Design processor, start of the top module:
module processor
(
	output reg w_en,
	output reg done,
	output reg [7:0] addr,
	output reg [31:0] data_out,
	input clk,
	input rst_n,
	input start,
	input [31:0] data_in
);
	parameter RESET = 3'd0;
	parameter READ_DATA = 3'd1;
	parameter READ_INSTRUCTON = 3'd2;
	parameter DELAY = 3'd3;
	parameter EXECUTE = 3'd4;
	parameter ADD = 3'd0;
	parameter SUB = 3'd1;
	parameter MUL = 3'd2;
	parameter TR = 3'd3;
	parameter DET = 3'd4;
	reg [2:0] cs,ns;
	reg [1:0] read_data_counter;
	reg [3:0] a11,a12,a21,a22,b11,b12,b21,b22;
	always@(posedge clk or negedge rst_n)begin
		if(~rst_n) cs <= RESET;
		else cs <= ns;
	end
	always@(*)begin
		case(cs)
			RESET : ns = (start & rst_n) ? READ_DATA : RESET;
			READ_DATA : ns = (read_data_counter == 2) ? READ_INSTRUCTON : READ_DATA;
			READ_INSTRUCTON : ns = DELAY;
			DELAY : ns = EXECUTE;
			EXECUTE : ns = RESET;
			default : ns = RESET;
		endcase
	end
	always@(posedge clk or negedge rst_n)begin
		if(~rst_n)begin
			done <= 0;
			w_en <= 0;
			addr <= 8'd255;
			data_out <= 0;
			read_data_counter <= 0;
			a11 <= 0;
			a12 <= 0;
			a21 <= 0; 
			a22 <= 0;
			b11 <= 0;
			b12 <= 0;
			b21 <= 0;
			b22 <= 0;	
		end
		else begin
			case(ns)
				RESET : begin
					done <= 0;
					w_en <= 0;
					addr <= 8'd255;
					data_out <= 0;
					read_data_counter <= 0;
					a11 <= 0;
					a12 <= 0;
					a21 <= 0; 
					a22 <= 0;
					b11 <= 0;
					b12 <= 0;
					b21 <= 0;
					b22 <= 0;
				end
				READ_DATA : begin
					done <= 0;
					w_en <= 0;
					addr <= 8'd255;
					data_out <= 0;
					read_data_counter <= read_data_counter + 1;
					a11 <= data_in[3:0];
					a12 <= data_in[7:4];
					a21 <= data_in[11:8]; 
					a22 <= data_in[15:12];
					b11 <= data_in[19:16];
					b12 <= data_in[23:20];
					b21 <= data_in[27:24];
					b22 <= data_in[31:28];
				end
				READ_INSTRUCTON : begin
					done <= 0;
					w_en <= 0;
					addr <= 0;
					data_out <= 0;
					read_data_counter <= 0;
					a11 <= a11;
					a12 <= a12;
					a21 <= a21; 
					a22 <= a22;
					b11 <= b11;
					b12 <= b12;
					b21 <= b21;
					b22 <= b22;
				end
				DELAY : begin
					done <= done;
					w_en <= w_en;
					addr <= addr;
					data_out <= 0;
					read_data_counter <= 0;
					a11 <= a11;
  ...
Size: roughly 1300 cells after synthesis, roughly 77 I/O pins, roughly 12000 um2 of cells after synthesis.
Settings: LEC_CHECK=0, CAP_MARGIN=20, CORE_MARGIN=3, CORE_UTILIZATION=50, CTS_CLUSTER_DIAMETER=295, CTS_CLUSTER_SIZE=100, HOLD_SLACK_MARGIN=-0.06, PLACE_DENSITY_LB_ADDON=0.3, SLEW_MARGIN=20, TNS_END_PERCENT=20; clock period 7.0 ns.
run.sh (not shown) runs the stock make flow with config.mk's settings and CLKGATE_MAP_FILE=.
Edit:
==> flow/config.mk (replaced) <==
export PLATFORM = sky130hd
export DESIGN_NAME = processor
export DESIGN_NICKNAME = processor
export VERILOG_FILES = /design/flow/design.v
export SDC_FILE = /design/flow/constraint.sdc
export NUM_CORES = 4
export LEC_CHECK = 0
export CAP_MARGIN = 15
export CELL_PAD_IN_SITES_DETAIL_PLACEMENT = 1
export CORE_MARGIN = 4
export CORE_UTILIZATION = 40
export CTS_CLUSTER_DIAMETER = 373
export CTS_CLUSTER_SIZE = 59
export GPL_TIMING_DRIVEN = 1
export HOLD_SLACK_MARGIN = 0.25
export MAX_ROUTING_LAYER = met4
export MIN_ROUTING_LAYER = met1
export SLEW_MARGIN = 20
=> The new run produced a clean layout. Final area grows slightly. Worst setup slack gets worse by 0.028 ns. Synthesized cell count is unchanged. Worst hold slack gains 0.0038 ns. Via count goes up slightly.
Edit:
==> flow/config.mk (replaced) <==
export PLATFORM = sky130hd
export DESIGN_NAME = processor
export DESIGN_NICKNAME = processor
export VERILOG_FILES = /design/flow/design.v
export SDC_FILE = /design/flow/constraint.sdc
export NUM_CORES = 4
export LEC_CHECK = 0
export CAP_MARGIN = 20
export CORE_MARGIN = 2
export CORE_UTILIZATION = 40
export SLEW_MARGIN = 20
==> flow/constraint.sdc (replaced) <==
create_clock -name core_clock -period 5.61 [get_ports {clk}]
set_input_delay 1.1220 -clock core_clock [delete_from_list [all_inputs] [get_ports {clk}]]
set_output_delay 1.1220 -clock core_clock [all_outputs]
set_load 0.01 [all_outputs]
Effect: Worst setup slack degrades by 1.2 ns; register-to-register slack gets worse by 1.2 ns; sequential share of layout area falls by 0.11 points; final cell count rises by 1.1%; utilization increases by 0.34 points; final area goes up by 0.74%.
Edit:
--- a/flow/config.mk
+++ b/flow/config.mk
@@ -8,4 +8,7 @@
 export CAP_MARGIN = 20
 export CORE_MARGIN = 2
-export CORE_UTILIZATION = 40
+export CORE_UTILIZATION = 70
+export CTS_CLUSTER_DIAMETER = 28
+export MAX_ROUTING_LAYER = met4
+export SETUP_SLACK_MARGIN = 1.18
 export SLEW_MARGIN = 20
==> flow/constraint.sdc (replaced) <==
create_clock -name core_clock -period 4.88 [get_ports {clk}]
set_input_delay 0.9760 -clock core_clock [delete_from_list [all_inputs] [get_ports {clk}]]
set_output_delay 0.9760 -clock core_clock [all_outputs]
set_load 0.01 [all_outputs]
Setup slack gets better by 0.0089 ns. Via count went up by 8.3%. Worst hold slack is about the same. Global-route usage went up by 18 points. Clock skew hardly moves. Clock-buffer cell count increases by 2. Sequential share of layout area came out lower by 0.55 points.

========
processor again, from the RTL that the note above started with.
clock: 3.5 ns
lec_check: 0
abc_area: 1
cap_margin: 10
core_margin: 2
core_utilization: 72
cts_cluster_diameter: 208
cts_cluster_size: 98
slew_margin: 20
tns_end_percent: 10
The baseline finished but fails on setup timing.
Change:
==> flow/config.mk (replaced) <==
export PLATFORM = sky130hd
export DESIGN_NAME = processor
export DESIGN_NICKNAME = processor
export VERILOG_FILES = /design/flow/design.v
export SDC_FILE = /design/flow/constraint.sdc
export NUM_CORES = 4
export LEC_CHECK = 0
export CAP_MARGIN = 15
export CORE_MARGIN = 2
export CORE_UTILIZATION = 72
export CTS_CLUSTER_DIAMETER = 28
export SETUP_SLACK_MARGIN = 1.26
export SLEW_MARGIN = 20
export TNS_END_PERCENT = 5
==> flow/constraint.sdc (replaced) <==
create_clock -name core_clock -period 4.68 [get_ports {clk}]
set_input_delay 0.9360 -clock core_clock [delete_from_list [all_inputs] [get_ports {clk}]]
set_output_delay 0.9360 -clock core_clock [all_outputs]
set_load 0.01 [all_outputs]
The changed run finished but failed the layout checks on setup timing; critical path depth went down by 3; fmax rises by 0.71%; setup slack gains 1.2 ns; count of clock-buffer cells in the layout climbs by 1; hold slack gains 0.016 ns; non-clock buffer count falls by 135; wire length drops by about 30%; final area decreases by about 14%.
Change:
--- a/flow/config.mk
+++ b/flow/config.mk
@@ -7,2 +7,3 @@
 export LEC_CHECK = 0
+export ABC_AREA = 1
 export CAP_MARGIN = 15
@@ -11,4 +12,7 @@
 export CTS_CLUSTER_DIAMETER = 28
+export CTS_CLUSTER_SIZE = 14
+export HOLD_SLACK_MARGIN = -0.05
+export PLACE_DENSITY_LB_ADDON = 0.27
 export SETUP_SLACK_MARGIN = 1.26
-export SLEW_MARGIN = 20
+export SLEW_MARGIN = 0
 export TNS_END_PERCENT = 5
==> flow/constraint.sdc (replaced) <==
create_clock -name core_clock -period 5.15 [get_ports {clk}]
set_input_delay 1.0300 -clock core_clock [delete_from_list [all_inputs] [get_ports {clk}]]
set_output_delay 1.0300 -clock core_clock [all_outputs]
set_load 0.01 [all_outputs]
With this change the flow produced a clean layout.
Critical path depth shrinks by 3.
Non-clock buffer count shrinks by 7.
Sequential cell count does not change.
Final area grows by a little under a tenth.
First-iteration DRC count grows by well over a third.
Via count grows by about a fifth.
